===== flow/run.sh =====
#!/bin/bash
# the make line also repeats each setting of config.mk as NAME=value (left out here)
make -C /OpenROAD-flow-scripts/flow DESIGN_CONFIG=/design/flow/config.mk WORK_HOME=/design/flow/orfs CLKGATE_MAP_FILE= finish

===== flow/config.mk =====
export PLATFORM = sky130hd
export DESIGN_NAME = mips
export DESIGN_NICKNAME = mips
export VERILOG_FILES = /design/flow/design.v
export SDC_FILE = /design/flow/constraint.sdc
export NUM_CORES = 4
export LEC_CHECK = 0
export ABC_AREA = 1
export CAP_MARGIN = 20
export CORE_MARGIN = 2
export CORE_UTILIZATION = 72
export PLACE_DENSITY = 0.65
export SLEW_MARGIN = 5

===== flow/constraint.sdc =====
create_clock -name core_clock -period 5.85 [get_ports {clk}]
set_input_delay 1.1700 -clock core_clock [delete_from_list [all_inputs] [get_ports {clk}]]
set_output_delay 1.1700 -clock core_clock [all_outputs]
set_load 0.01 [all_outputs]

===== flow/design.v =====
`timescale 1ns / 1ps
`default_nettype none
module bit_extender(X,Z);
	input wire [15:0] X;
	output wire [31:0] Z;
	wire [31:0] T;
	assign T[15:0] = X[15:0];
	assign T[31] = X[15];
	assign T[30] = X[15];
	assign T[29] = X[15];
	assign T[28] = X[15];
	assign T[27] = X[15];
	assign T[26] = X[15];
	assign T[25] = X[15];
	assign T[24] = X[15];
	assign T[23] = X[15];
	assign T[22] = X[15];
	assign T[21] = X[15];
	assign T[20] = X[15];
	assign T[19] = X[15];
	assign T[18] = X[15];
	assign T[17] = X[15];
	assign T[16] = X[15];
	assign Z = T;
endmodule
`default_nettype wire
`timescale 1ns / 1ps
`default_nettype none
module mux_2to1(X,Y,C,R);
   parameter N = 32;
   input  wire [(N-1):0] X, Y;
   input  wire           C;
   output wire [(N-1):0] R;
   assign R = C ? Y : X;
endmodule
`default_nettype wire
`timescale 1ns / 1ps
`default_nettype none
module mux_4to1(W,X,Y,Z,C,R);
   parameter N = 32;
	input  wire [(N-1):0] W, X, Y, Z;
	input  wire [1:0]     C;
	output wire [(N-1):0] R;
   wire [(N-1):0] mux_lsb_0_out, mux_lsb_1_out;
   mux_2to1 #(.N(N)) MUX_LSB_0 (.X(W), .Y(X), .C(C[0]), .R(mux_lsb_0_out));
   mux_2to1 #(.N(N)) MUX_LSB_1 (.X(Y), .Y(Z), .C(C[0]), .R(mux_lsb_1_out));
   mux_2to1 #(.N(N)) MUX_MSB (.X(mux_lsb_0_out), .Y(mux_lsb_1_out), .C(C[1]), .R(R));
endmodule
`default_nettype wire
`timescale 1ns / 1ps
`default_nettype none
module mux_16to1(X1,X2,X3,X4,X5,X6,X7,X8,X9,X10,X11,X12,X13,X14,X15,X16,C,R);
   parameter N = 32;
	input  wire [(N-1):0] X1, X2, X3, X4, X5, X6, X7, X8,
                         X9, X10, X11, X12, X13, X14, X15, X16;
	input  wire [3:0]     C;
	output wire [(N-1):0] R;
   wire [(N-1):0] mux_lsb_0_out, mux_lsb_1_out, mux_lsb_2_out, mux_lsb_3_out;
   mux_4to1 #(.N(N)) MUX_LSB_0 (.W(X1), .X(X2), .Y(X3), .Z(X4), .C(C[1:0]), .R(mux_lsb_0_out));
   mux_4to1 #(.N(N)) MUX_LSB_1 (.W(X5), .X(X6), .Y(X7), .Z(X8), .C(C[1:0]), .R(mux_lsb_1_out));
   mux_4to1 #(.N(N)) MUX_LSB_2 (.W(X9), .X(X10), .Y(X11), .Z(X12), .C(C[1:0]), .R(mux_lsb_2_out));
   mux_4to1 #(.N(N)) MUX_LSB_3 (.W(X13), .X(X14), .Y(X15), .Z(X16), .C(C[1:0]), .R(mux_lsb_3_out));
   mux_4to1 #(.N(N)) MUX_MSB (.W(mux_lsb_0_out), .X(mux_lsb_1_out),
         .Y(mux_lsb_2_out), .Z(mux_lsb_3_out), .C(C[3:2]), .R(R));
endmodule
`default_nettype wire
`timescale 1ns / 1ps
`default_nettype none
module equals(X,Y,Z);
   parameter N = 32;
	input  wire [(N-1):0] X, Y;
	output wire Z;
   wire [(N-1):0] xnor_result;
   assign xnor_result = ~(X ^ Y);  
   assign Z = & xnor_result;  
endmodule
`default_nettype wire
`timescale 1ns / 1ps
`default_nettype none
module add_1bit(X,Y,C_IN,Z,C_OUT);
	input  wire X;
	input  wire Y;
	input  wire C_IN;
	output wire Z;
	output wire C_OUT;
   wire half_sum;
	assign half_sum = X ^ Y;
	assign Z = half_sum ^ C_IN;
	assign C_OUT = X ? (Y | C_IN) : (Y & C_IN);
endmodule
`default_nettype wire
`timescale 1ns / 1ps
`default_nettype none
module add_32bit(X,Y,C_IN,Z,C_OUT);
	input  wire [31:0] X;
	input  wire [31:0] Y;
	input  wire C_IN;
	output wire [31:0] Z;
	output wire C_OUT;
   wire [30:0] carry;
	add_1bit ADD0 (.X(X[0]), .Y(Y[0]), .C_IN(C_IN), .Z(Z[0]), .C_OUT(carry[0]));
	add_1bit ADD1 (.X(X[1]), .Y(Y[1]), .C_IN(carry[0]), .Z(Z[1]), .C_OUT(carry[1]));
	add_1bit ADD2 (.X(X[2]), .Y(Y[2]), .C_IN(carry[1]), .Z(Z[2]), .C_OUT(carry[2]));
	add_1bit ADD3 (.X(X[3]), .Y(Y[3]), .C_IN(carry[2]), .Z(Z[3]), .C_OUT(carry[3]));
	add_1bit ADD4 (.X(X[4]), .Y(Y[4]), .C_IN(carry[3]), .Z(Z[4]), .C_OUT(carry[4]));
	add_1bit ADD5 (.X(X[5]), .Y(Y[5]), .C_IN(carry[4]), .Z(Z[5]), .C_OUT(carry[5]));
	add_1bit ADD6 (.X(X[6]), .Y(Y[6]), .C_IN(carry[5]), .Z(Z[6]), .C_OUT(carry[6]));
	add_1bit ADD7 (.X(X[7]), .Y(Y[7]), .C_IN(carry[6]), .Z(Z[7]), .C_OUT(carry[7]));
	add_1bit ADD8 (.X(X[8]), .Y(Y[8]), .C_IN(carry[7]), .Z(Z[8]), .C_OUT(carry[8]));
	add_1bit ADD9 (.X(X[9]), .Y(Y[9]), .C_IN(carry[8]), .Z(Z[9]), .C_OUT(carry[9]));
	add_1bit ADD10 (.X(X[10]), .Y(Y[10]), .C_IN(carry[9]), .Z(Z[10]), .C_OUT(carry[10]));
	add_1bit ADD11 (.X(X[11]), .Y(Y[11]), .C_IN(carry[10]), .Z(Z[11]), .C_OUT(carry[11]));
	add_1bit ADD12 (.X(X[12]), .Y(Y[12]), .C_IN(carry[11]), .Z(Z[12]), .C_OUT(carry[12]));
	add_1bit ADD13 (.X(X[13]), .Y(Y[13]), .C_IN(carry[12]), .Z(Z[13]), .C_OUT(carry[13]));
	add_1bit ADD14 (.X(X[14]), .Y(Y[14]), .C_IN(carry[13]), .Z(Z[14]), .C_OUT(carry[14]));
	add_1bit ADD15 (.X(X[15]), .Y(Y[15]), .C_IN(carry[14]), .Z(Z[15]), .C_OUT(carry[15]));
	add_1bit ADD16 (.X(X[16]), .Y(Y[16]), .C_IN(carry[15]), .Z(Z[16]), .C_OUT(carry[16]));
	add_1bit ADD17 (.X(X[17]), .Y(Y[17]), .C_IN(carry[16]), .Z(Z[17]), .C_OUT(carry[17]));
	add_1bit ADD18 (.X(X[18]), .Y(Y[18]), .C_IN(carry[17]), .Z(Z[18]), .C_OUT(carry[18]));
	add_1bit ADD19 (.X(X[19]), .Y(Y[19]), .C_IN(carry[18]), .Z(Z[19]), .C_OUT(carry[19]));
	add_1bit ADD20 (.X(X[20]), .Y(Y[20]), .C_IN(carry[19]), .Z(Z[20]), .C_OUT(carry[20]));
	add_1bit ADD21 (.X(X[21]), .Y(Y[21]), .C_IN(carry[20]), .Z(Z[21]), .C_OUT(carry[21]));
	add_1bit ADD22 (.X(X[22]), .Y(Y[22]), .C_IN(carry[21]), .Z(Z[22]), .C_OUT(carry[22]));
	add_1bit ADD23 (.X(X[23]), .Y(Y[23]), .C_IN(carry[22]), .Z(Z[23]), .C_OUT(carry[23]));
	add_1bit ADD24 (.X(X[24]), .Y(Y[24]), .C_IN(carry[23]), .Z(Z[24]), .C_OUT(carry[24]));
	add_1bit ADD25 (.X(X[25]), .Y(Y[25]), .C_IN(carry[24]), .Z(Z[25]), .C_OUT(carry[25]));
	add_1bit ADD26 (.X(X[26]), .Y(Y[26]), .C_IN(carry[25]), .Z(Z[26]), .C_OUT(carry[26]));
	add_1bit ADD27 (.X(X[27]), .Y(Y[27]), .C_IN(carry[26]), .Z(Z[27]), .C_OUT(carry[27]));
	add_1bit ADD28 (.X(X[28]), .Y(Y[28]), .C_IN(carry[27]), .Z(Z[28]), .C_OUT(carry[28]));
	add_1bit ADD29 (.X(X[29]), .Y(Y[29]), .C_IN(carry[28]), .Z(Z[29]), .C_OUT(carry[29]));
	add_1bit ADD30 (.X(X[30]), .Y(Y[30]), .C_IN(carry[29]), .Z(Z[30]), .C_OUT(carry[30]));
	add_1bit ADD31 (.X(X[31]), .Y(Y[31]), .C_IN(carry[30]), .Z(Z[31]), .C_OUT(C_OUT));
endmodule
`default_nettype wire
`timescale 1ns / 1ps
`default_nettype none
module subtract_1bit(
   X,
   Y,
   C_IN,
   Z,
   C_OUT
);
	input  wire X;
	input  wire Y;
	input  wire C_IN;
	output wire Z;
	output wire C_OUT;
   assign Z = (X^Y)^C_IN;
   assign C_OUT = X ? (Y & C_IN) : (Y | C_IN);
endmodule
`default_nettype wire
`timescale 1ns / 1ps
`default_nettype none
module subtract_32bit(
   X,
   Y,
   C_IN,
   Z,
   C_OUT
);
	input  wire [31:0] X;
	input  wire [31:0] Y;
	input  wire C_IN;
	output wire [31:0] Z;
	output wire C_OUT;
   wire [30:0] carry;
   subtract_1bit sub1_0 (.X(X[0]), .Y(Y[0]), .C_IN(C_IN), .Z(Z[0]), .C_OUT(carry[0]));
   subtract_1bit sub1_1 (.X(X[1]), .Y(Y[1]), .C_IN(carry[0]), .Z(Z[1]), .C_OUT(carry[1]));
   subtract_1bit sub1_2 (.X(X[2]), .Y(Y[2]), .C_IN(carry[1]), .Z(Z[2]), .C_OUT(carry[2]));
   subtract_1bit sub1_3 (.X(X[3]), .Y(Y[3]), .C_IN(carry[2]), .Z(Z[3]), .C_OUT(carry[3]));
   subtract_1bit sub1_4 (.X(X[4]), .Y(Y[4]), .C_IN(carry[3]), .Z(Z[4]), .C_OUT(carry[4]));
   subtract_1bit sub1_5 (.X(X[5]), .Y(Y[5]), .C_IN(carry[4]), .Z(Z[5]), .C_OUT(carry[5]));
   subtract_1bit sub1_6 (.X(X[6]), .Y(Y[6]), .C_IN(carry[5]), .Z(Z[6]), .C_OUT(carry[6]));
   subtract_1bit sub1_7 (.X(X[7]), .Y(Y[7]), .C_IN(carry[6]), .Z(Z[7]), .C_OUT(carry[7]));
   subtract_1bit sub1_8 (.X(X[8]), .Y(Y[8]), .C_IN(carry[7]), .Z(Z[8]), .C_OUT(carry[8]));
   subtract_1bit sub1_9 (.X(X[9]), .Y(Y[9]), .C_IN(carry[8]), .Z(Z[9]), .C_OUT(carry[9]));
   subtract_1bit sub1_10 (.X(X[10]), .Y(Y[10]), .C_IN(carry[9]), .Z(Z[10]), .C_OUT(carry[10]));
   subtract_1bit sub1_11 (.X(X[11]), .Y(Y[11]), .C_IN(carry[10]), .Z(Z[11]), .C_OUT(carry[11]));
   subtract_1bit sub1_12 (.X(X[12]), .Y(Y[12]), .C_IN(carry[11]), .Z(Z[12]), .C_OUT(carry[12]));
   subtract_1bit sub1_13 (.X(X[13]), .Y(Y[13]), .C_IN(carry[12]), .Z(Z[13]), .C_OUT(carry[13]));
   subtract_1bit sub1_14 (.X(X[14]), .Y(Y[14]), .C_IN(carry[13]), .Z(Z[14]), .C_OUT(carry[14]));
   subtract_1bit sub1_15 (.X(X[15]), .Y(Y[15]), .C_IN(carry[14]), .Z(Z[15]), .C_OUT(carry[15]));
   subtract_1bit sub1_16 (.X(X[16]), .Y(Y[16]), .C_IN(carry[15]), .Z(Z[16]), .C_OUT(carry[16]));
   subtract_1bit sub1_17 (.X(X[17]), .Y(Y[17]), .C_IN(carry[16]), .Z(Z[17]), .C_OUT(carry[17]));
   subtract_1bit sub1_18 (.X(X[18]), .Y(Y[18]), .C_IN(carry[17]), .Z(Z[18]), .C_OUT(carry[18]));
   subtract_1bit sub1_19 (.X(X[19]), .Y(Y[19]), .C_IN(carry[18]), .Z(Z[19]), .C_OUT(carry[19]));
   subtract_1bit sub1_20 (.X(X[20]), .Y(Y[20]), .C_IN(carry[19]), .Z(Z[20]), .C_OUT(carry[20]));
   subtract_1bit sub1_21 (.X(X[21]), .Y(Y[21]), .C_IN(carry[20]), .Z(Z[21]), .C_OUT(carry[21]));
   subtract_1bit sub1_22 (.X(X[22]), .Y(Y[22]), .C_IN(carry[21]), .Z(Z[22]), .C_OUT(carry[22]));
   subtract_1bit sub1_23 (.X(X[23]), .Y(Y[23]), .C_IN(carry[22]), .Z(Z[23]), .C_OUT(carry[23]));
   subtract_1bit sub1_24 (.X(X[24]), .Y(Y[24]), .C_IN(carry[23]), .Z(Z[24]), .C_OUT(carry[24]));
   subtract_1bit sub1_25 (.X(X[25]), .Y(Y[25]), .C_IN(carry[24]), .Z(Z[25]), .C_OUT(carry[25]));
   subtract_1bit sub1_26 (.X(X[26]), .Y(Y[26]), .C_IN(carry[25]), .Z(Z[26]), .C_OUT(carry[26]));
   subtract_1bit sub1_27 (.X(X[27]), .Y(Y[27]), .C_IN(carry[26]), .Z(Z[27]), .C_OUT(carry[27]));
   subtract_1bit sub1_28 (.X(X[28]), .Y(Y[28]), .C_IN(carry[27]), .Z(Z[28]), .C_OUT(carry[28]));
   subtract_1bit sub1_29 (.X(X[29]), .Y(Y[29]), .C_IN(carry[28]), .Z(Z[29]), .C_OUT(carry[29]));
   subtract_1bit sub1_30 (.X(X[30]), .Y(Y[30]), .C_IN(carry[29]), .Z(Z[30]), .C_OUT(carry[30]));
   subtract_1bit sub1_31 (.X(X[31]), .Y(Y[31]), .C_IN(carry[30]), .Z(Z[31]), .C_OUT(C_OUT));
endmodule
`default_nettype wire
`timescale 1ns / 1ps
`default_nettype none
module set_less_than_32bit(X,Y,Z);
	input  wire [31:0] X;
	input  wire [31:0] Y;
	output wire Z;
   wire sign_bit_xor, sub_cout;
   wire [31:0] subtract_result;
   assign sign_bit_xor = X[31] ^ Y[31];
   subtract_32bit SUB1 (.X(X), .Y(Y), .Z(subtract_result), .C_IN(1'b0), .C_OUT(sub_cout));
   assign Z = sign_bit_xor ? X[31] : subtract_result[31];
endmodule
`default_nettype wire
`timescale 1ns / 1ps
`default_nettype none
module shift_left_1bit(X,Y,I,Z);
	input  wire [31:0] X;
	input  wire [31:0] Y;
	input  wire [31:0] I;
	output wire Z;
   wire [31:0] index;
   wire lt0, gt31, temp;
   subtract_32bit SUB (.X(I), .Y(Y), .Z(index), .C_IN(1'b0), .C_OUT(temp));
   set_less_than_32bit LT0 (.X(index), .Y(32'd0), .Z(lt0));
   set_less_than_32bit GT31 (.X(32'd31), .Y(index), .Z(gt31));
   assign Z = (lt0 | gt31) ? 1'b0 : X[index];
endmodule
`default_nettype wire
`timescale 1ns / 1ps
`default_nettype none
module shift_right_1bit(X,Y,I,V,Z);
	input  wire [31:0] X, Y, I;
   input  wire V;
	output wire Z;
   wire [31:0] index;
   wire lt32, gte0, temp;
   add_32bit ADD (.X(I), .Y(Y), .Z(index), .C_IN(1'b0), .C_OUT(temp));
   set_less_than_32bit LT32 (.X(index), .Y(32'd32), .Z(lt32));
   set_less_than_32bit GTE0 (.X(32'hffffffff), .Y(index), .Z(gte0));
   assign Z = (lt32 & gte0) ? X[index] : V;
endmodule
`default_nettype wire
`timescale 1ns / 1ps
`default_nettype none
module shift_left_32bit(X,Y,Z);
	input  wire [31:0] X;
	input  wire [31:0] Y;
	output wire [31:0] Z;
   wire [31:0] tempZ;
   shift_left_1bit BIT0 (.X(X), .Y(Y), .I(0), .Z(tempZ[0]));
   shift_left_1bit BIT1 (.X(X), .Y(Y), .I(1), .Z(tempZ[1]));
   shift_left_1bit BIT2 (.X(X), .Y(Y), .I(2), .Z(tempZ[2]));
   shift_left_1bit BIT3 (.X(X), .Y(Y), .I(3), .Z(tempZ[3]));
   shift_left_1bit BIT4 (.X(X), .Y(Y), .I(4), .Z(tempZ[4]));
   shift_left_1bit BIT5 (.X(X), .Y(Y), .I(5), .Z(tempZ[5]));
   shift_left_1bit BIT6 (.X(X), .Y(Y), .I(6), .Z(tempZ[6]));
   shift_left_1bit BIT7 (.X(X), .Y(Y), .I(7), .Z(tempZ[7]));
   shift_left_1bit BIT8 (.X(X), .Y(Y), .I(8), .Z(tempZ[8]));
   shift_left_1bit BIT9 (.X(X), .Y(Y), .I(9), .Z(tempZ[9]));
   shift_left_1bit BIT10 (.X(X), .Y(Y), .I(10), .Z(tempZ[10]));
   shift_left_1bit BIT11 (.X(X), .Y(Y), .I(11), .Z(tempZ[11]));
   shift_left_1bit BIT12 (.X(X), .Y(Y), .I(12), .Z(tempZ[12]));
   shift_left_1bit BIT13 (.X(X), .Y(Y), .I(13), .Z(tempZ[13]));
   shift_left_1bit BIT14 (.X(X), .Y(Y), .I(14), .Z(tempZ[14]));
   shift_left_1bit BIT15 (.X(X), .Y(Y), .I(15), .Z(tempZ[15]));
   shift_left_1bit BIT16 (.X(X), .Y(Y), .I(16), .Z(tempZ[16]));
   shift_left_1bit BIT17 (.X(X), .Y(Y), .I(17), .Z(tempZ[17]));
   shift_left_1bit BIT18 (.X(X), .Y(Y), .I(18), .Z(tempZ[18]));
   shift_left_1bit BIT19 (.X(X), .Y(Y), .I(19), .Z(tempZ[19]));
   shift_left_1bit BIT20 (.X(X), .Y(Y), .I(20), .Z(tempZ[20]));
   shift_left_1bit BIT21 (.X(X), .Y(Y), .I(21), .Z(tempZ[21]));
   shift_left_1bit BIT22 (.X(X), .Y(Y), .I(22), .Z(tempZ[22]));
   shift_left_1bit BIT23 (.X(X), .Y(Y), .I(23), .Z(tempZ[23]));
   shift_left_1bit BIT24 (.X(X), .Y(Y), .I(24), .Z(tempZ[24]));
   shift_left_1bit BIT25 (.X(X), .Y(Y), .I(25), .Z(tempZ[25]));
   shift_left_1bit BIT26 (.X(X), .Y(Y), .I(26), .Z(tempZ[26]));
   shift_left_1bit BIT27 (.X(X), .Y(Y), .I(27), .Z(tempZ[27]));
   shift_left_1bit BIT28 (.X(X), .Y(Y), .I(28), .Z(tempZ[28]));
   shift_left_1bit BIT29 (.X(X), .Y(Y), .I(29), .Z(tempZ[29]));
   shift_left_1bit BIT30 (.X(X), .Y(Y), .I(30), .Z(tempZ[30]));
   shift_left_1bit BIT31 (.X(X), .Y(Y), .I(31), .Z(tempZ[31]));
   mux_2to1 SPECIAL_CASE (.X(tempZ), .Y(32'b0), .C(Y[31]), .R(Z));
endmodule
`default_nettype wire
`timescale 1ns / 1ps
`default_nettype none
module shift_right_logical_32bit(X,Y,Z);
	input  wire [31:0] X;
	input  wire [31:0] Y;
	output wire [31:0] Z;
   wire [31:0] tempZ;
   shift_right_1bit BIT0 (.X(X), .Y(Y), .I(0), .V(1'b0), .Z(tempZ[0]));
   shift_right_1bit BIT1 (.X(X), .Y(Y), .I(1), .V(1'b0), .Z(tempZ[1]));
   shift_right_1bit BIT2 (.X(X), .Y(Y), .I(2), .V(1'b0), .Z(tempZ[2]));
   shift_right_1bit BIT3 (.X(X), .Y(Y), .I(3), .V(1'b0), .Z(tempZ[3]));
   shift_right_1bit BIT4 (.X(X), .Y(Y), .I(4), .V(1'b0), .Z(tempZ[4]));
   shift_right_1bit BIT5 (.X(X), .Y(Y), .I(5), .V(1'b0), .Z(tempZ[5]));
   shift_right_1bit BIT6 (.X(X), .Y(Y), .I(6), .V(1'b0), .Z(tempZ[6]));
   shift_right_1bit BIT7 (.X(X), .Y(Y), .I(7), .V(1'b0), .Z(tempZ[7]));
   shift_right_1bit BIT8 (.X(X), .Y(Y), .I(8), .V(1'b0), .Z(tempZ[8]));
   shift_right_1bit BIT9 (.X(X), .Y(Y), .I(9), .V(1'b0), .Z(tempZ[9]));
   shift_right_1bit BIT10 (.X(X), .Y(Y), .I(10), .V(1'b0), .Z(tempZ[10]));
   shift_right_1bit BIT11 (.X(X), .Y(Y), .I(11), .V(1'b0), .Z(tempZ[11]));
   shift_right_1bit BIT12 (.X(X), .Y(Y), .I(12), .V(1'b0), .Z(tempZ[12]));
   shift_right_1bit BIT13 (.X(X), .Y(Y), .I(13), .V(1'b0), .Z(tempZ[13]));
   shift_right_1bit BIT14 (.X(X), .Y(Y), .I(14), .V(1'b0), .Z(tempZ[14]));
   shift_right_1bit BIT15 (.X(X), .Y(Y), .I(15), .V(1'b0), .Z(tempZ[15]));
   shift_right_1bit BIT16 (.X(X), .Y(Y), .I(16), .V(1'b0), .Z(tempZ[16]));
   shift_right_1bit BIT17 (.X(X), .Y(Y), .I(17), .V(1'b0), .Z(tempZ[17]));
   shift_right_1bit BIT18 (.X(X), .Y(Y), .I(18), .V(1'b0), .Z(tempZ[18]));
   shift_right_1bit BIT19 (.X(X), .Y(Y), .I(19), .V(1'b0), .Z(tempZ[19]));
   shift_right_1bit BIT20 (.X(X), .Y(Y), .I(20), .V(1'b0), .Z(tempZ[20]));
   shift_right_1bit BIT21 (.X(X), .Y(Y), .I(21), .V(1'b0), .Z(tempZ[21]));
   shift_right_1bit BIT22 (.X(X), .Y(Y), .I(22), .V(1'b0), .Z(tempZ[22]));
   shift_right_1bit BIT23 (.X(X), .Y(Y), .I(23), .V(1'b0), .Z(tempZ[23]));
   shift_right_1bit BIT24 (.X(X), .Y(Y), .I(24), .V(1'b0), .Z(tempZ[24]));
   shift_right_1bit BIT25 (.X(X), .Y(Y), .I(25), .V(1'b0), .Z(tempZ[25]));
   shift_right_1bit BIT26 (.X(X), .Y(Y), .I(26), .V(1'b0), .Z(tempZ[26]));
   shift_right_1bit BIT27 (.X(X), .Y(Y), .I(27), .V(1'b0), .Z(tempZ[27]));
   shift_right_1bit BIT28 (.X(X), .Y(Y), .I(28), .V(1'b0), .Z(tempZ[28]));
   shift_right_1bit BIT29 (.X(X), .Y(Y), .I(29), .V(1'b0), .Z(tempZ[29]));
   shift_right_1bit BIT30 (.X(X), .Y(Y), .I(30), .V(1'b0), .Z(tempZ[30]));
   shift_right_1bit BIT31 (.X(X), .Y(Y), .I(31), .V(1'b0), .Z(tempZ[31]));
   mux_2to1 SPECIAL_CASE (.X(tempZ), .Y(32'b0), .C(Y[31]), .R(Z));
endmodule
`default_nettype wire
`timescale 1ns / 1ps
`default_nettype none
module shift_right_arithmetic_32bit(X,Y,Z);
	input  wire [31:0] X;
	input  wire [31:0] Y;
	output wire [31:0] Z;
   wire [31:0] tempZ;
   shift_right_1bit BIT0 (.X(X), .Y(Y), .I(0), .V(X[31]), .Z(tempZ[0]));
   shift_right_1bit BIT1 (.X(X), .Y(Y), .I(1), .V(X[31]), .Z(tempZ[1]));
   shift_right_1bit BIT2 (.X(X), .Y(Y), .I(2), .V(X[31]), .Z(tempZ[2]));
   shift_right_1bit BIT3 (.X(X), .Y(Y), .I(3), .V(X[31]), .Z(tempZ[3]));
   shift_right_1bit BIT4 (.X(X), .Y(Y), .I(4), .V(X[31]), .Z(tempZ[4]));
   shift_right_1bit BIT5 (.X(X), .Y(Y), .I(5), .V(X[31]), .Z(tempZ[5]));
   shift_right_1bit BIT6 (.X(X), .Y(Y), .I(6), .V(X[31]), .Z(tempZ[6]));
   shift_right_1bit BIT7 (.X(X), .Y(Y), .I(7), .V(X[31]), .Z(tempZ[7]));
   shift_right_1bit BIT8 (.X(X), .Y(Y), .I(8), .V(X[31]), .Z(tempZ[8]));
   shift_right_1bit BIT9 (.X(X), .Y(Y), .I(9), .V(X[31]), .Z(tempZ[9]));
   shift_right_1bit BIT10 (.X(X), .Y(Y), .I(10), .V(X[31]), .Z(tempZ[10]));
   shift_right_1bit BIT11 (.X(X), .Y(Y), .I(11), .V(X[31]), .Z(tempZ[11]));
   shift_right_1bit BIT12 (.X(X), .Y(Y), .I(12), .V(X[31]), .Z(tempZ[12]));
   shift_right_1bit BIT13 (.X(X), .Y(Y), .I(13), .V(X[31]), .Z(tempZ[13]));
   shift_right_1bit BIT14 (.X(X), .Y(Y), .I(14), .V(X[31]), .Z(tempZ[14]));
   shift_right_1bit BIT15 (.X(X), .Y(Y), .I(15), .V(X[31]), .Z(tempZ[15]));
   shift_right_1bit BIT16 (.X(X), .Y(Y), .I(16), .V(X[31]), .Z(tempZ[16]));
   shift_right_1bit BIT17 (.X(X), .Y(Y), .I(17), .V(X[31]), .Z(tempZ[17]));
   shift_right_1bit BIT18 (.X(X), .Y(Y), .I(18), .V(X[31]), .Z(tempZ[18]));
   shift_right_1bit BIT19 (.X(X), .Y(Y), .I(19), .V(X[31]), .Z(tempZ[19]));
   shift_right_1bit BIT20 (.X(X), .Y(Y), .I(20), .V(X[31]), .Z(tempZ[20]));
   shift_right_1bit BIT21 (.X(X), .Y(Y), .I(21), .V(X[31]), .Z(tempZ[21]));
   shift_right_1bit BIT22 (.X(X), .Y(Y), .I(22), .V(X[31]), .Z(tempZ[22]));
   shift_right_1bit BIT23 (.X(X), .Y(Y), .I(23), .V(X[31]), .Z(tempZ[23]));
   shift_right_1bit BIT24 (.X(X), .Y(Y), .I(24), .V(X[31]), .Z(tempZ[24]));
   shift_right_1bit BIT25 (.X(X), .Y(Y), .I(25), .V(X[31]), .Z(tempZ[25]));
   shift_right_1bit BIT26 (.X(X), .Y(Y), .I(26), .V(X[31]), .Z(tempZ[26]));
   shift_right_1bit BIT27 (.X(X), .Y(Y), .I(27), .V(X[31]), .Z(tempZ[27]));
   shift_right_1bit BIT28 (.X(X), .Y(Y), .I(28), .V(X[31]), .Z(tempZ[28]));
   shift_right_1bit BIT29 (.X(X), .Y(Y), .I(29), .V(X[31]), .Z(tempZ[29]));
   shift_right_1bit BIT30 (.X(X), .Y(Y), .I(30), .V(X[31]), .Z(tempZ[30]));
   shift_right_1bit BIT31 (.X(X), .Y(Y), .I(31), .V(X[31]), .Z(tempZ[31]));
   wire [31:0] test_minus1;
   wire [1:0] spec_cases;
   wire temp, test_gt31, test_lt0;
   add_32bit TEST_MINUS1_ADD (.X(X), .Y(32'b1), .Z(test_minus1), .C_IN(1'b0), .C_OUT(temp));
   set_less_than_32bit LT0 (.X(Y), .Y(32'b0), .Z(test_lt0));
   set_less_than_32bit GT31 (.X(32'd31), .Y(Y), .Z(test_gt31));
   assign spec_cases[0] = 1'b0;  
   assign spec_cases[1] = test_gt31 | test_lt0;
   mux_4to1 SPECIALCASES (.W(tempZ), .X(32'b0), .Y(32'b0), .Z(32'b0), .C(spec_cases), .R(Z));
endmodule
`default_nettype wire
`timescale 1ns / 1ps
`default_nettype none
module alu(X,Y,op_code,Z,overflow,equal,zero);
	input  wire [31:0] X;
	input  wire [31:0] Y;
	input  wire [3:0] op_code;
	output wire [31:0] Z;
	output wire overflow;
	output wire equal;
	output wire zero;
   wire [31:0] and_output, or_output,  xor_output, nor_output, add_output,
               sub_output, slt_output, srl_output, sra_output, sll_output;
   wire add_cout, sub_cout;
   assign and_output = X & Y;
   assign or_output  = X | Y;
   assign xor_output = X ^ Y;
   assign nor_output = ~or_output;
   add_32bit ADDER (.X(X), .Y(Y), .C_IN(1'b0), .Z(add_output), .C_OUT(add_cout));
   subtract_32bit SUBTRACTER (.X(X), .Y(Y), .C_IN(1'b0), .Z(sub_output), .C_OUT(sub_cout));
   set_less_than_32bit SLT (.X(X), .Y(Y), .Z(slt_output[0]));
   assign slt_output[31:1] = 31'b0;
   shift_right_logical_32bit SRL (.X(Y), .Y(X), .Z(srl_output));
   shift_right_arithmetic_32bit SRA (.X(Y), .Y(X), .Z(sra_output));
   shift_left_32bit SLL (.X(Y), .Y(X), .Z(sll_output));
   mux_16to1 RESULT_MUX
             (.X1(and_output),
              .X2(or_output),
              .X3(xor_output),
              .X4(nor_output),
              .X5(32'b0),
              .X6(add_output),
              .X7(sub_output),
              .X8(slt_output),
              .X9(srl_output),
              .X10(sll_output),
              .X11(sra_output),
              .X12(32'b0),
              .X13(32'b0),
              .X14(32'b0),
              .X15(32'b0),
              .X16(32'b0),
              .C(op_code),
              .R(Z));
    mux_16to1 #(.N(1)) VALIDITY_MUX
              (.X1(1'b1),
               .X2(1'b1),
               .X3(1'b1),
               .X4(1'b1),
               .X5(1'b1),  
               .X6(1'b1),
               .X7(1'b1),
               .X8(1'b1),
               .X9(1'b1),
               .X10(1'b1),
               .X11(1'b1),
               .X12(1'b0),
               .X13(1'b0),
               .X14(1'b0),
               .X15(1'b0),
               .X16(1'b0),
               .C(op_code),
               .R(is_valid));
    wire is_valid, sub_equal_0, z_equal_0, overflow_bit;
    wire [1:0] op_is_add_sub;
    equals #(.N(4)) IS_ADD (.X(op_code), .Y(4'b0101), .Z(op_is_add_sub[1]));
    equals #(.N(4)) IS_SUB (.X(op_code), .Y(4'b0110), .Z(op_is_add_sub[0]));
    equals #(.N(32)) SUB_IS_0 (.X(sub_output), .Y(32'b0), .Z(sub_equal_0));
    equals #(.N(32)) Z_IS_0 (.X(Z), .Y(32'b0), .Z(z_equal_0));
    wire sub_overflow = (X[31] ^ Y[31]) ? (X[31] ^ Z[31]) : 0;
    wire add_overflow = (X[31] ^ Y[31]) ? 0 : (X[31] ^ Z[31]);
    mux_4to1 #(.N(1)) OVERFLOW (.W(1'b0), .X(sub_overflow), .Y(add_overflow),
                                .Z(1'b0), .R(overflow_bit), .C(op_is_add_sub));
    assign equal = is_valid ? sub_equal_0 : 1'b0;
    assign zero = is_valid ? z_equal_0 : 1'b0;
    assign overflow = is_valid ? overflow_bit : 1'b0;
endmodule
`default_nettype wire
`timescale 1ns / 1ps
`default_nettype none
module alu_control(alu_op, opcode, F, op);
	input  wire [2:0] alu_op;  
   input  wire [5:0] opcode;
	input  wire [5:0] F;
	output reg [3:0] op;
	always @(*) begin
      op <= 4'b0101;  
      if (alu_op == 3'b000) begin
         if (opcode == 6'b001000) op <= 4'b0101;   
         else if (opcode == 6'b001100) op <= 4'b0000;   
         else if (opcode == 6'b001101) op <= 4'b0001;   
         else if (opcode == 6'b001010) op <= 4'b0111;   
         else if (opcode == 6'b001110) op <= 4'b0010;   
      end  
      else if (alu_op == 3'b001 || alu_op == 3'b100) op <= 4'b0101;
		else if (alu_op == 3'b010) op <= 4'b0110;
		else if (alu_op === 3'b011) begin
         if (F == 6'b100100) op <= 4'b0000;  
         else if (F == 6'b100101) op <= 4'b0001;  
         else if (F == 6'b100110) op <= 4'b0010;  
         else if (F == 6'b100111) op <= 4'b0011;  
         else if (F == 6'b100000) op <= 4'b0101;  
         else if (F == 6'b100010) op <= 4'b0110;  
         else if (F == 6'b101010) op <= 4'b0111;  
         else if (F == 6'b000010) op <= 4'b1000;  
         else if (F == 6'b000000) op <= 4'b1001;  
         else if (F == 6'b000011) op <= 4'b1010;  
		end
	end
endmodule
`default_nettype wire
`timescale 1ns / 1ps
`default_nettype none
module control_unit(cclk, rstb, I, State, PcWriteCond, PcWrite, IorD, MemRead, MemWrite,
   MemToReg, IrWrite, PcSource, AluOp, AluSrcA, AluSrcB, RegWrite, RegDst, NextState);
   input  wire cclk, rstb;
	input  wire [31:0] I;
   input  wire [3:0] State;
   output wire PcWrite, IorD, MemRead, MemWrite, MemToReg, IrWrite, RegWrite;
   output wire [1:0] PcSource, PcWriteCond, AluSrcA, AluSrcB, RegDst;
   output wire [2:0] AluOp;
   output reg  [3:0] NextState;
	wire R;   
   wire RS;  
	wire L;   
	wire S;   
	wire B;   
   wire J;   
   wire JAL;
	assign R = ~I[31] & ~I[30] & ~I[29] & ~I[28] & ~I[27] & ~I[26];
   assign RS = R & (I[5:2] == 4'b0000);
	assign L = I[31] & ~I[30] & ~I[29] & ~I[28] & I[27] & I[26];
	assign S = I[31] & ~I[30] & I[29] & ~I[28] & I[27] & I[26];
	assign B = ~I[31] & ~I[30] & ~I[29] & I[28] & ~I[27];
   assign J = (~I[31] & ~I[30] & ~I[29] & ~I[28] & I[27]) | (R & (I[20:0] == 20'd8));
   assign JAL = J & (I[31:26] == 6'b000011);
   assign PcWrite = (State == 4'b0000 | State == 4'b1001) ? 1'b1 : 1'b0;
   assign PcWriteCond = (State == 4'b1000) ? {B & I[26], B & ~I[26]} : 2'b0;
   assign IorD = (State == 4'b0011 | State == 4'b0101) ? 1'b1 : 1'b0;
   assign MemRead = (State == 4'b0000 | State == 4'b0011) ? 1'b1 : 1'b0;
   assign MemWrite = (State == 4'b0101) ? 1'b1 : 1'b0;
   assign MemToReg = (State == 4'b0100) ? 1'b1 : 1'b0;
   assign IrWrite = (State == 4'b0000) ? 1'b1 : 1'b0;
   assign RegWrite = (State == 4'b0100 | State == 4'b0111 | State == 4'b1011 | State == 4'b1101) ? 1'b1 : 1'b0;
   assign RegDst = (State == 4'b1101) ? 2'b10
         : (State == 4'b0111 ? 1'b1 : 1'b0);
   assign AluSrcA = (State == 4'b0010 | State == 4'b0110 |
         State == 4'b1000 | State == 4'b1010) ? (R & RS ? 2'b10 : 2'b01) : 2'b00;
   assign AluSrcB = (State == 4'b0000) ? 2'b01
         : ((State == 4'b0001) ? 2'b11
            : ((State == 4'b0010 | State == 4'b1010) ? 2'b10 : 2'b00));
   assign PcSource = (State == 4'b1000) ? 2'b01
         : ((State == 4'b1001) ? (R ? 2'b11 : 2'b10) : 2'b00);
	assign AluOp = (State == 4'b0000 | State == 4'b0001) ? 3'b100
      : (R ? 3'b011
         : (B ? 3'b010
            : ((L | S) ? 3'b001 : 3'b000)));
   always @(posedge cclk) begin
      if (~rstb) begin
         NextState <= 4'b0000;
      end else begin
         case (State)
         4'b0000: NextState <= 4'b0001;
         4'b0001: begin
            if (JAL) NextState <= 4'b1101;
            else if (J) NextState <= 4'b1001;
            else if (B) NextState <= 4'b1000;
            else if (L | S) NextState <= 4'b0010;
            else if (R) NextState <= 4'b0110;
            else NextState <= 4'b1010;
         end
         4'b0010: begin
            if (L) NextState <= 4'b0011;
            else if (S) NextState <= 4'b0101;
            else NextState <= 4'b1111;
         end
         4'b0011: begin
            if (L) NextState <= 4'b0100;
            else NextState <= 4'b1111;
         end
         4'b0100: begin
            if (L) NextState <= 4'b0000;
            else NextState <= 4'b1111;
         end
         4'b0101: begin
            if (S) NextState <= 4'b1100;
            else NextState <= 4'b1111;
         end
         4'b0110: begin
            if (R) NextState <= 4'b0111;
            else NextState <= 4'b1111;
         end
         4'b0111: begin
            if (R) NextState <= 4'b0000;
            else NextState <= 4'b1111;
         end
         4'b1000: begin
            if (B) NextState <= 4'b1100;
            else NextState <= 4'b1111;
         end
         4'b1001: begin
            if (J) NextState <= 4'b1100;
            else NextState <= 4'b1111;
         end
         4'b1010: begin
            if (~R && ~J) NextState <= 4'b1011;
            else NextState <= 4'b1111;
         end
         4'b1011: begin
            if (~R && ~J) NextState <= 4'b0000;
            else NextState <= 4'b1111;
         end
         4'b1100: NextState <= 4'b0000;
         4'b1101: begin
            if (JAL) NextState <= 4'b1001;
            else NextState <= 4'b1111;
         end
         default: NextState <= 4'b1111;
         endcase
      end
   end
endmodule
`default_nettype wire
`timescale 1ns / 1ps
`default_nettype none
module register_file(cclk,rstb,write,read_reg_0,read_reg_1,write_reg,write_data,reg0,reg1);
	input  wire cclk;
	input  wire rstb;
	input  wire write;
	input  wire [4:0] read_reg_0;
	input  wire [4:0] read_reg_1;
	input  wire [4:0] write_reg;
	input  wire [31:0] write_data;
	output wire [31:0] reg0;
	output wire [31:0] reg1;
   reg [31:0] registers[31:0];
   assign reg0 = registers[read_reg_0];
   assign reg1 = registers[read_reg_1];
   always @(posedge cclk) begin
      if (~rstb) begin
         registers[0] <= 32'b0;
         registers[1] <= 32'b0;
         registers[2] <= 32'b0;
         registers[3] <= 32'b0;
         registers[4] <= 32'b0;
         registers[5] <= 32'b0;
         registers[6] <= 32'b0;
         registers[7] <= 32'b0;
         registers[8] <= 32'b0;
         registers[9] <= 32'b0;
         registers[10] <= 32'b0;
         registers[11] <= 32'b0;
         registers[12] <= 32'b0;
         registers[13] <= 32'b0;
         registers[14] <= 32'b0;
         registers[15] <= 32'b0;
         registers[16] <= 32'b0;
         registers[17] <= 32'b0;
         registers[18] <= 32'b0;
         registers[19] <= 32'b0;
         registers[20] <= 32'b0;
         registers[21] <= 32'b0;
         registers[22] <= 32'b0;
         registers[23] <= 32'b0;
         registers[24] <= 32'b0;
         registers[25] <= 32'b0;
         registers[26] <= 32'b0;
         registers[27] <= 32'b0;
         registers[28] <= 32'b0;
         registers[29] <= 32'b0;
         registers[30] <= 32'b0;
         registers[31] <= 32'b0;
      end else begin
         if (write) begin
            registers[write_reg] <= write_data;
         end
      end
   end
endmodule
`default_nettype wire
`timescale 1ns/1ps
`default_nettype none
module mips(clk, rstb, mem_wr_data, mem_addr, mem_rd_data, mem_wr_ena, PC);
	input wire clk, rstb;
	output wire mem_wr_ena;
	output wire [31:0] mem_wr_data, mem_addr;
	input wire [31:0] mem_rd_data;             
	output reg [31:0] PC;
   reg  [31:0] MemDataReg, InstReg, RegA, RegB, AluOut;
   wire [4:0] RegFile_WriteAddr;
   wire [31:0] RegFile_WriteData;
   wire [31:0] RegFile_Data0, RegFile_Data1, AluAMux, AluBMux;
   wire Ctl_PcWrite, Ctl_IorD, Ctl_MemRead, Ctl_MemWrite,
        Ctl_MemToReg, Ctl_IrWrite, Ctl_RegWrite;
   wire [1:0] Ctl_PcWriteCond, Ctl_PcSource, Ctl_AluSrcA, Ctl_AluSrcB, Ctl_RegDst;
   wire [2:0] Ctl_AluOp;
   wire [3:0] Ctl_State;
   wire [3:0] AluCtl_AluOpcode;
   wire Alu_Zero;
   wire [31:0] Alu_Z;
   wire [31:0] SignExtend_Out;
   assign mem_addr = Ctl_IorD ? AluOut : PC;
   assign mem_wr_data = RegB;
   assign mem_wr_ena = Ctl_MemWrite;
   assign RegFile_WriteAddr = Ctl_RegDst[1] ? 5'd31 : (Ctl_RegDst[0] ? InstReg[15:11] : InstReg[20:16]);
   assign RegFile_WriteData = Ctl_RegDst[1] ? PC : (Ctl_MemToReg ? mem_rd_data : AluOut);
   assign AluAMux = Ctl_AluSrcA[1] ? InstReg[10:6] : (Ctl_AluSrcA[0] ? RegA : PC);
   assign AluBMux = Ctl_AluSrcB[1]
      ? (Ctl_AluSrcB[0] ? {SignExtend_Out[29:0],2'b0} : SignExtend_Out)
      : (Ctl_AluSrcB[0] ? 32'd4 : RegB);
	register_file REGFILE (.cclk(clk), .rstb(rstb), .write(Ctl_RegWrite),
         .write_reg(RegFile_WriteAddr), .write_data(RegFile_WriteData),
         .read_reg_0(InstReg[25:21]), .read_reg_1(InstReg[20:16]),
         .reg0(RegFile_Data0), .reg1(RegFile_Data1));
   control_unit CONTROL (.cclk(clk), .rstb(rstb), .I(InstReg), .State(Ctl_State),
      .PcWriteCond(Ctl_PcWriteCond), .PcWrite(Ctl_PcWrite), .IorD(Ctl_IorD),
      .MemRead(Ctl_MemRead), .MemWrite(Ctl_MemWrite), .MemToReg(Ctl_MemToReg),
      .IrWrite(Ctl_IrWrite), .PcSource(Ctl_PcSource), .AluOp(Ctl_AluOp),
      .AluSrcA(Ctl_AluSrcA), .AluSrcB(Ctl_AluSrcB), .RegWrite(Ctl_RegWrite),
      .RegDst(Ctl_RegDst), .NextState(Ctl_State));
   alu_control ALU_CONTROL (.alu_op(Ctl_AluOp),
      .opcode(InstReg[31:26]), .F(InstReg[5:0]), .op(AluCtl_AluOpcode));
   alu ALU (.X(AluAMux), .Y(AluBMux), .op_code(AluCtl_AluOpcode), .Z(Alu_Z), .zero(Alu_Zero));
   bit_extender SIGN_EXTEND (.X(InstReg[15:0]), .Z(SignExtend_Out));
   always @(posedge clk) begin
      if (~rstb) begin
         MemDataReg <= 32'b0;
         InstReg <= 32'b0;
         RegA <= 32'b0;
         RegB <= 32'b0;
         AluOut <= 32'b0;
         PC <= 32'h00400000;
      end else begin
         RegA <= RegFile_Data0;
         RegB <= RegFile_Data1;
         if (Ctl_MemToReg) MemDataReg <= mem_rd_data;
         if (Ctl_IrWrite) InstReg <= mem_rd_data;
         AluOut <= Alu_Z;
         if (Ctl_PcWrite || (Ctl_PcWriteCond[0] & Alu_Zero) ||
              (Ctl_PcWriteCond[1] & ~Alu_Zero)) begin
            case (Ctl_PcSource)
            2'b00: PC <= Alu_Z;
            2'b01: PC <= AluOut;
            2'b10: PC <= {PC[31:28], InstReg[25:0], 2'b0};
            2'b11: PC <= RegA;
            endcase
         end
      end
   end
endmodule
`default_nettype wire

==> flow_summary.ini, run 1 <==
; flow metrics
[outcome]
outcome = stopped before the end
lastStage = global routing
tool.error = [ERROR GRT-0116] Global routing finished with congestion. Check the congestion regions in the DRC Viewer.

[synth]
yosysMostFrequentCell = nor2_1
fa_ha_area_frac = 0.2302
ys_seq_elements = 1198
yosysTopAreaCellShare = 0.3214
area_leaders = edfxtp_1, ha_1, nor2_1, o21ai_0, nand2_1
synth_nets = 12930
ys_warn_count = 4
synthCells = 11130
ys_seq_frac = 0.3578
largest_area_cell = edfxtp_1
top_logic_kind = adder cells
async_reset_ff_frac = 0
common_cells = nor2_1, ha_1, o21ai_0
ys_cells = 11130
simple_gate_area_frac = 0.1910
synthDistinctLibCells = 80
synth-edff-count = 1024
ys_area_mm2 = 0.09567
compound_area_frac = 0.1667
syn_area_mm2 = 0.09567
yosys-mux-area-fraction = 0.002642
yosys_most_used_dff = edfxtp_1
ys_sh_xor = 0.0002746
syn_area_per_cell_um2 = 8.594

[global_routing]
grt_usage = 0.7868
overflow = 207

[clocking]
cts_buffer_depth = 3
clock_sinks = 1198
hold_buffers = 0
h-tree-depth = 3
cts_made_buffers = 112
root_buffer = clkbuf_16

[die]
chipWidth_um = 368.5
fp.coreArea_mm2 = 0.1316
io_pins = 131
initial_utilization = 0.7268
rows = 133
chip_area_mm2 = 0.1358
die_h_um = 368.5

[placement]
place_ws_ns = -5.860
hpwl_mm = 309.8
gp_congestion = 1.190
port_buffers = 130
## what timing repair did
item	in CTS
pin swaps	86
gates resized	431
gates cloned	3
setup buffers	167
setup endpoints to repair	64
## through the flow
step / TNS [ns] / hold WS, ns / cells / cell area, µm² / total power, µW
2_1_floorplan: -218.34 / 0.4150 / 11130 / 96180 / 16450
3_3_place_gp: -277.28 / 0.4649 / 13510 / 107900 / 23030
3_5_place_dp: -294.52 / 0.4666 / 13520 / 108100 / 23680
4_1_cts: -273.77 / 0.4764 / 13890 / 115000 / 32210
## per-layer routing
metal	GRT overflow	track usage
met5	1	0.3340
met4	102	0.7824
met3	9	0.6289
met2	92	0.9550
met1	3	0.7867
==> run 2, diff against run 1 <==
Settings changed: CAP_MARGIN 20 to 15, CORE_ASPECT_RATIO set to 0.74, CORE_UTILIZATION 72 to 68, CTS_CLUSTER_DIAMETER set to 74, CTS_CLUSTER_SIZE set to 79, GPL_TIMING_DRIVEN set to 1, HOLD_SLACK_MARGIN set to 0.11, PLACE_DENSITY 0.65 to not set, SETUP_SLACK_MARGIN set to 0.86, SLEW_MARGIN 5 to 20, TNS_END_PERCENT set to 85.
Clock period 5.85 ns to 4.59 ns, I/O delays scaled along.
==> run 2 against run 1 <==
Against the previous run:
- the flow again stops in global routing
- synthesized cell count did not move
- area after synthesis did not move
- die area rose by 5.8%
==> flow_summary.ini, run 2 <==
; flow metrics
[outcome]
outcome = stopped before the end
lastStage = global routing
tool.error = [ERROR GRT-0232] Routing congestion too high. Check the congestion heatmap in the GUI.

[global_routing]
grt_usage = 0.8904
overflow = 3351

[die]
chipWidth_um = 440.0
rows = 118
io_pins = 131
initial_utilization = 0.6843
die_h_um = 326.7
fp.coreArea_mm2 = 0.1398
chip_area_mm2 = 0.1437

[synth]
ys_warn_count = 4
yosysTopAreaCellShare = 0.3214
syn_area_per_cell_um2 = 8.594
async_reset_ff_frac = 0
ys_seq_elements = 1198
common_cells = nor2_1, ha_1, o21ai_0
yosys_most_used_dff = edfxtp_1
fa_ha_area_frac = 0.2302
syn_area_mm2 = 0.09567
synth_nets = 12930
ys_seq_frac = 0.3578
yosysMostFrequentCell = nor2_1
yosys-mux-area-fraction = 0.002642
area_leaders = edfxtp_1, ha_1, nor2_1, o21ai_0, nand2_1
ys_sh_xor = 0.0002746
synth-edff-count = 1024
ys_area_mm2 = 0.09567
simple_gate_area_frac = 0.1910
synthDistinctLibCells = 80
compound_area_frac = 0.1667
top_logic_kind = adder cells
largest_area_cell = edfxtp_1
ys_cells = 11130
synthCells = 11130

[placement]
hpwl_mm = 316.5
port_buffers = 130
gp_congestion = 1.241
place_ws_ns = -7.195

[clocking]
cts_made_buffers = 34
h-tree-depth = 2
clock_sinks = 1198
root_buffer = clkbuf_16
cts_buffer_depth = 3
hold_buffers = 0
==> run 2: metrics by stage <==
stage                     instance area (µm²)  hold slack [ns]  std cells
after CTS                              113200           0.4851      13890
after detailed placement               108900           0.4548      13730
after global placement                 108900           0.4495      13730
after floorplan                         96170           0.4150      11130
==> run 2: what timing repair did <==
item,in CTS
cloned,4
pin swaps,130
setup buffers,100
gates resized,461
endpoints found under the setup margin,84
==> run 2: per-layer routing <==
metal  global-route usage  GRT overflow
met5               0.6409            74
met4               0.8049           693
met3               0.8190           515
met2               0.9862          1508
met1               0.9107           561
==> run 3, diff against run 2 <==
Settings changed: ABC_AREA 1 to not set, CAP_MARGIN 15 to 20, CORE_ASPECT_RATIO 0.74 to not set, CORE_UTILIZATION 68 to 65, CTS_CLUSTER_DIAMETER 74 to 335, CTS_CLUSTER_SIZE 79 to 96, GPL_TIMING_DRIVEN 1 to not set, HOLD_SLACK_MARGIN 0.11 to not set, PLACE_DENSITY set to 0.35, SETUP_SLACK_MARGIN 0.86 to 2.06, TNS_END_PERCENT 85 to not set.
Clock period 4.59 ns to 7.45 ns, I/O delays scaled along.
==> run 3 against run 2 <==
Against the previous run:
- the flow again stops in global routing
- area after synthesis grew 2.3%
- synthesized cell count shrank 25%
- die area grew 7.0%
==> flow_summary.ini, run 3 <==
; flow metrics
[outcome]
outcome = stopped before the end
lastStage = global routing
tool.error = [ERROR GRT-0116] Global routing finished with congestion. Check the congestion regions in the DRC Viewer.

[synth]
synthDistinctLibCells = 121
fa_ha_area_frac = 0.2273
ys_area_mm2 = 0.09792
synth-edff-count = 1024
syn_area_per_cell_um2 = 11.67
top_logic_kind = adder cells
async_reset_ff_frac = 0
common_cells = ha_1, nor2_1, edfxtp_1
simple_gate_area_frac = 0.1287
ys_cells = 8389
ys_seq_frac = 0.3496
yosysTopAreaCellShare = 0.3140
yosys-mux-area-fraction = 0.1961
synthCells = 8389
ys_warn_count = 4
compound_area_frac = 0.06523
yosys_most_used_dff = edfxtp_1
synth_nets = 10180
largest_area_cell = edfxtp_1
ys_seq_elements = 1198
syn_area_mm2 = 0.09792
yosysMostFrequentCell = ha_1
ys_sh_xor = 0.003310
area_leaders = edfxtp_1, ha_1, mux4_2, nor2_1, dfxtp_1

[die]
io_pins = 131
chip_area_mm2 = 0.1538
die_h_um = 392.1
fp.coreArea_mm2 = 0.1498
chipWidth_um = 392.1
initial_utilization = 0.6538
rows = 142

[clocking]
root_buffer = clkbuf_16
clock_sinks = 1198
h-tree-depth = 1
cts_made_buffers = 16
hold_buffers = 0
cts_buffer_depth = 3

[placement]
hpwl_mm = 335.9
port_buffers = 130
gp_congestion = 1.122
place_ws_ns = -4.087

[global_routing]
grt_usage = 0.7462
overflow = 84
==> run 3: metal layers <==
layer  GRT usage  GRT overflow
met5      0.3796             1
met4      0.7222            36
met3      0.5842            10
met2      0.8977            36
met1      0.7637             1
==> run 3: metrics by stage <==
stage          instances  area, µm²
2_1_floorplan       8389      99210
3_3_place_gp       10950     109700
4_1_cts            11080     118700
3_5_place_dp       10950     109700
==> run 3: timing repair <==
action | 4_1_cts
buffers inserted | 95
gates cloned | 1
resized | 1463
setup endpoints to repair | 64
pin swaps | 249
==> run 4, diff against run 3 <==
Settings changed: CORE_UTILIZATION 65 to 66, CTS_CLUSTER_DIAMETER 335 to 243, CTS_CLUSTER_SIZE 96 to not set, PLACE_DENSITY 0.35 to not set, SETUP_SLACK_MARGIN 2.06 to 1.64, TNS_END_PERCENT set to 5.
Clock period 7.45 ns to 11.2 ns, I/O delays scaled along.
==> run 4 against run 3 <==
Against the previous run:
- the flow again stops in global routing
- synthesized cell count unchanged
- area after synthesis stayed put
- die area decreased by 1.5%
==> flow_summary.ini, run 4 <==
; flow metrics
[global_routing]
overflow = 1043
grt_usage = 0.8008

[synth]
simple_gate_area_frac = 0.1287
ys_cells = 8389
yosysMostFrequentCell = ha_1
synthDistinctLibCells = 121
largest_area_cell = edfxtp_1
ys_seq_frac = 0.3496
top_logic_kind = adder cells
async_reset_ff_frac = 0
ys_sh_xor = 0.003310
fa_ha_area_frac = 0.2273
yosysTopAreaCellShare = 0.3140
syn_area_mm2 = 0.09792
area_leaders = edfxtp_1, ha_1, mux4_2, nor2_1, dfxtp_1
ys_warn_count = 4
yosys_most_used_dff = edfxtp_1
ys_area_mm2 = 0.09792
syn_area_per_cell_um2 = 11.67
synth_nets = 10180
yosys-mux-area-fraction = 0.1961
compound_area_frac = 0.06523
ys_seq_elements = 1198
synthCells = 8389
synth-edff-count = 1024
common_cells = ha_1, nor2_1, edfxtp_1

[clocking]
hold_buffers = 0
cts_made_buffers = 118
cts_buffer_depth = 3
root_buffer = clkbuf_16
clock_sinks = 1198
h-tree-depth = 3

[outcome]
outcome = stopped before the end
tool.error = [ERROR GRT-0116] Global routing finished with congestion. Check the congestion regions in the DRC Viewer.
lastStage = global routing

[placement]
dp.cells = 10410
hpwl_mm = 333.3
gp_congestion = 1.114
port_buffers = 130

[die]
fp.coreArea_mm2 = 0.1475
io_pins = 131
initial_utilization = 0.6639
chipWidth_um = 389.2
chip_area_mm2 = 0.1515
die_h_um = 389.2
rows = 141
-- run 4: layer usage --
layer / GRT overflow / track usage
met5: 6 / 0.4322
met4: 332 / 0.7533
met3: 82 / 0.6496
met2: 527 / 0.9414
met1: 96 / 0.8312
-- run 4: metrics by stage --
| stage | TNS (ns) | setup WS [ns] | utilization | cell area [µm²] |
|---|---|---|---|---|
| 2_1_floorplan | 0 | 0.7844 | - | 99150 |
| 3_3_place_gp | -1.723 | -0.08924 | 0.7139 | 105300 |
| 3_5_place_dp | -14.83 | -0.5098 | 0.7139 | 105300 |
| 4_1_cts | -1.129 | -0.08357 | 0.7579 | 111800 |
-- run 4: repair_timing --
item | CTS
gates cloned | 2
endpoints found under the setup margin | 54
resized | 344
setup buffers | 67
pin swaps | 111
==> run 5, diff against run 4 <==
Settings changed: ABC_AREA set to 0, CORE_MARGIN 2 to 9, CORE_UTILIZATION 66 to 43, CTS_CLUSTER_DIAMETER 243 to 75, SETUP_SLACK_MARGIN 1.64 to -0.05, TNS_END_PERCENT 5 to 20.
Clock period 11.2 ns to 7.81 ns, I/O delays scaled along.
==> run 5 against run 4 <==
Against the previous run:
- now fails the layout checks on negative setup slack
- area after synthesis did not move
- synthesized cell count did not move
- die area rose by 62%
==> flow_summary.ini, run 5 <==
; yosys + openroad results
[synth]
synthCells = 8389
area_leaders = edfxtp_1, ha_1, mux4_2, nor2_1, dfxtp_1
simple_gate_area_frac = 0.1287
synth-edff-count = 1024
ys_seq_elements = 1198
common_cells = ha_1, nor2_1, edfxtp_1
synthDistinctLibCells = 121
ys_sh_xor = 0.003310
syn_area_mm2 = 0.09792
ys_cells = 8389
yosysMostFrequentCell = ha_1
largest_area_cell = edfxtp_1
syn_area_per_cell_um2 = 11.67
yosysTopAreaCellShare = 0.3140
yosys_most_used_dff = edfxtp_1
async_reset_ff_frac = 0
ys_area_mm2 = 0.09792
ys_warn_count = 4
fa_ha_area_frac = 0.2273
compound_area_frac = 0.06523
top_logic_kind = adder cells
synth_nets = 10180
ys_seq_frac = 0.3496
yosys-mux-area-fraction = 0.1961

[critical_path]
crit_family = adder cells
slowest_delay_ns = 0.62
ff2ff_setup_slack_ns = -3.22
cpMaxStageDelayCell = or4_4
critPathArrivalTime_ns = 11.66
cp_num_buf_inv = 8
rr_worst_depth = 56
startpoint = CONTROL.NextState[4]$_DFF_P_
critical_path_class = flip-flop to flip-flop
critical_path_required_ns = 8.44
reg2reg_to = PC[7]$_SDFFE_PN0P_
crit_top_cell = ha_2
endpoint = PC[7]$_SDFFE_PN0P_
start_kind = flip-flop
endpoint_kind = flip-flop
r2r-start = CONTROL.NextState[4]$_DFF_P_
cp_num_cells = 56
cp_max_fo = 7

[die]
chipWidth_um = 495.2
fp.coreArea_mm2 = 0.2255
rows = 174
chip_area_mm2 = 0.2452
initial_utilization = 0.4341
io_pins = 131
die_h_um = 495.2

[outcome]
failed_checks = negative setup slack
outcome = complete, but fails checks

[layout]
nFillCells = 19780
layout.cells.non_filler = 12060
area_growth_pct = 18.28
final_nets = 10760
finish.instance_area_mm2 = 0.1158

[hold_path]
holdPathEnd = CONTROL.NextState[0]$_DFF_P_
min_path_type = flip-flop to flip-flop
hp-start = CONTROL.NextState[3]$_DFF_P_
hold_depth = 2

[clocking]
clk_pin_slew_ns = 0.07
hold_buffers = 0
h-tree-depth = 3
clk_latency_ns = 0.74
cts_buffer_depth = 3
tritoncts = built
root_buffer = clkbuf_16
cts_made_buffers = 108
clock_sinks = 1198

[placement]
port_buffers = 130
gp_congestion = 1.071
place_ws_ns = -3.767
hpwl_mm = 306.8
post_dp_cell_area_mm2 = 0.1093
dp.cells = 11770

[power_and_ir_drop]
p_int_uw = 14270
seq-power_uw = 7490
p_seq_frac = 0.322
sw_frac_of_total = 0.3877
p_sw_uw = 9035
power_density_mw_per_mm2 = 201.2
pwr-share-comb = 0.447
combinationalPower_uw = 10400
power.group.top = combinational logic
clk-power_uw = 5400
clockPowerShare = 0.232
p_leak_uw = 0.04525
vdd_drop_max_mv = 0.1931

[drt]
ant_nets = 0
wl_mm = 428.1
drt_iter0_drc = 8408
avgViaCountPerCell = 6.690
wl_per_cell_um = 35.50
vias = 80660
drc_errors = 0
first_pass_iters = 8

[global_routing]
grt_max_degree = 146
grt_pass1_wl_mm = 602.9
grt_pass1_vias = 81970
overflow = 0
antenna_found_initial = 17
grt_usage = 0.3401

[final_timing]
finalSetupViolCount = 64
whs_ns = 0.4540
tightest_slew_ns = 1.176
slew_headroom = 0.1939
rsz0062_at_grt = true
slew_viol_final = 0
period_minus_slack_ns = 11.03
skew_ns = 0.02051
layout_setup_ws_ns = -3.225
fmax_mhz = 90.62
tns_ns = -145.61
hold_viol = 0
fin_crit_sh = 1.413

[run]
warnings = 131
maxCapViolCount = 0
run 5: repair_timing:
item                       4_1_cts  5_1_grt
setup endpoints to repair       64       64
resized                        322      214
pin swaps                      110       49
cloned                           1        1
buffers inserted                42       32
run 5: routing by layer:
| metal | track usage | vias to the layer above | share of wire |
|---|---|---|---|
| met5 | 0 | - | 0.00024 |
| met4 | 0.2836 | 16 | 0.10 |
| met3 | 0.06232 | 1433 | 0.089 |
| met2 | 0.5514 | 4731 | 0.46 |
| met1 | 0.3917 | 40500 | 0.35 |
| li1 | - | 33980 | - |
run 5: area by class of cell:
class	instances	area [µm²]	share of cell area
repair buffers	1046	9109	0.07865
clock inverters	58	549.3	0.004743
multi-input cells	6455	64560	0.5574
flip-flops and latches	1198	34280	0.2960
well taps	2992	3744	0.03232
diodes	13	32.53	0.0002809
inverters	152	600.6	0.005186
clock buffers	144	2942	0.02540
run 5: metrics by stage:
| step | power (µW) | utilization |
|---|---|---|
| floorplan | 12830 | - |
| global placement | 16990 | 0.4844 |
| detailed placement | 17260 | 0.4844 |
| CTS | 22940 | 0.5082 |
| global route | 24230 | 0.5134 |
| finish | 23300 | 0.5135 |
==> run 6, diff against run 5 <==
Settings changed: ABC_AREA 0 to not set, CORE_MARGIN 9 to 2, CORE_UTILIZATION 43 to 40, CTS_CLUSTER_DIAMETER 75 to not set, PLACE_DENSITY set to 0.6, SETUP_SLACK_MARGIN -0.05 to not set, TNS_END_PERCENT 20 to not set.
Clock period 7.81 ns to 8.13 ns, I/O delays scaled along.
==> run 6 against run 5 <==
Against the previous run:
- first-iteration DRC count grew 5.2%
- synthesized cell count is the same
- sequential power shrank 3.7%
- via count grew 1.2%
- register-to-register slack gained 0.28 ns
- global-route usage shrank 0.19 points
- critical endpoint is now PC[24]$_SDFFE_PN0P_
- clock skew grew 0.017 ns
- cell area grew 8.6%
- the layout still fails its checks (negative setup slack)
- worst hold slack lost 0.0084 ns
- highest routed layer unchanged
- combinational power grew about 10%
- critical path depth grew 7
- area after synthesis is the same
==> flow_summary.ini, run 6 <==
; yosys + openroad results
[outcome]
outcome = complete, but fails checks
failed_checks = negative setup slack

[critical_path]
startpoint = CONTROL.NextState[4]$_DFF_P_
endpoint = PC[24]$_SDFFE_PN0P_
critPathArrivalTime_ns = 11.72
critical_path_required_ns = 8.77
r2r-start = CONTROL.NextState[4]$_DFF_P_
cp_num_buf_inv = 12
reg2reg_to = PC[24]$_SDFFE_PN0P_
crit_top_cell = ha_4
cp_num_cells = 63
cpMaxStageDelayCell = or4_4
endpoint_kind = flip-flop
critical_path_class = flip-flop to flip-flop
ff2ff_setup_slack_ns = -2.95
crit_family = adder cells
cp_max_fo = 7
start_kind = flip-flop
rr_worst_depth = 63
slowest_delay_ns = 0.64

[power_and_ir_drop]
combinationalPower_uw = 11400
p_seq_frac = 0.301
p_int_uw = 14620
p_sw_uw = 9309
pwr-share-comb = 0.474
clk-power_uw = 5370
power.group.top = combinational logic
total_power_uw = 23930
clockPowerShare = 0.224
power_density_mw_per_mm2 = 190.2
seq-power_uw = 7210
vdd_drop_max_mv = 0.1929
p_leak_uw = 0.04475
sw_frac_of_total = 0.3889

[layout]
nFillCells = 20560
final_nets = 10780
area_growth_pct = 28.48

[final_timing]
slew_viol_final = 0
layout_setup_ws_ns = -2.948
slew_headroom = 0.06693
period_minus_slack_ns = 11.08
finalSetupViolCount = 64
fin_crit_sh = 1.363
skew_ns = 0.03788
tns_ns = -119.32
tightest_slew_ns = 1.400
hold_viol = 0
fmax_mhz = 90.27
rsz0062_at_grt = true

[synth]
syn_area_mm2 = 0.09792
yosysMostFrequentCell = ha_1
ys_area_mm2 = 0.09792
synthCells = 8389
yosysTopAreaCellShare = 0.3140
compound_area_frac = 0.06523
common_cells = ha_1, nor2_1, edfxtp_1
top_logic_kind = adder cells
ys_seq_elements = 1198
ys_cells = 8389
simple_gate_area_frac = 0.1287
yosys_most_used_dff = edfxtp_1
ys_warn_count = 4
fa_ha_area_frac = 0.2273
area_leaders = edfxtp_1, ha_1, mux4_2, nor2_1, dfxtp_1
async_reset_ff_frac = 0
ys_seq_frac = 0.3496
largest_area_cell = edfxtp_1
synth_nets = 10180
synth-edff-count = 1024
ys_sh_xor = 0.003310
syn_area_per_cell_um2 = 11.67
synthDistinctLibCells = 121
yosys-mux-area-fraction = 0.1961

[clocking]
cts_made_buffers = 108
clock_sinks = 1198
clk_latency_ns = 0.76
cts_buffer_depth = 3
h-tree-depth = 3
clk_pin_slew_ns = 0.07
tritoncts = built
root_buffer = clkbuf_16
hold_buffers = 0

[hold_path]
hold_depth = 2
hp-start = CONTROL.NextState[3]$_DFF_P_
holdPathEnd = CONTROL.NextState[0]$_DFF_P_
min_path_type = flip-flop to flip-flop

[drt]
wl_per_cell_um = 35.77
drt_iter0_drc = 8843
drc_errors = 0
first_pass_iters = 6
wl_met1_mm = 149.7
vias = 81650
dr_wl_met3_mm = 38.69
topRoutingLayerUsed = met5
ant_nets = 0
wl_mm = 439.7
wl_met2_mm = 205.0
avgViaCountPerCell = 6.642

[global_routing]
antenna_found_initial = 18
grt_usage = 0.3381
grt_pass1_vias = 81820
grt_max_degree = 144
overflow = 0
grt_pass1_wl_mm = 604.8

[placement]
place_ws_ns = -3.511
port_buffers = 130
hpwl_mm = 307.7
gp_congestion = 1.038

[run]
warnings = 134
maxCapViolCount = 0

[die]
chipWidth_um = 498.8
fp.coreArea_mm2 = 0.2432
initial_utilization = 0.4026
die_h_um = 498.8
chip_area_mm2 = 0.2488
io_pins = 131
rows = 181
[run 6: layout make-up]
| type | instances | area, µm² | share of cell area |
|---|---|---|---|
| Multi-Input combinational cell | 6455 | 73470 | 0.5840 |
| Tap cell | 3202 | 4006 | 0.03185 |
| Inverter | 152 | 641.9 | 0.005102 |
| Clock inverter | 67 | 683.2 | 0.005431 |
| Clock buffer | 138 | 2908 | 0.02311 |
| Timing Repair Buffer | 1075 | 9791 | 0.07783 |
| Sequential cell | 1198 | 34280 | 0.2725 |
| Antenna cell | 6 | 15.01 | 0.0001194 |
[run 6: metrics by stage]
stage / util / hold slack (ns) / instances / cell area (µm²)
6_report: 0.5172 / 0.4457 / 12290 / 125800
5_1_grt: 0.5172 / 0.4680 / 12290 / 125800
4_1_cts: 0.4886 / 0.4462 / 12230 / 118900
3_5_place_dp: 0.4482 / 0.4388 / 11920 / 109000
3_3_place_gp: 0.4482 / 0.4233 / 11920 / 109000
2_1_floorplan: - / 0.4040 / 8389 / 99230
[run 6: per-layer routing]
metal	vias to the layer above	track usage
met5	-	0
met1	40920	0.3851
met4	18	0.2821
li1	34130	-
met2	4925	0.5512
met3	1658	0.06442
[run 6: timing repair]
item	4_1_cts	5_1_grt
setup buffers	124	99
setup endpoints to repair	64	64
pin swaps	264	283
resized	1067	1168
gates cloned	1	0
hold endpoints to repair	0	0
Power figures rest on the tool's default switching activity, not on a simulated workload.
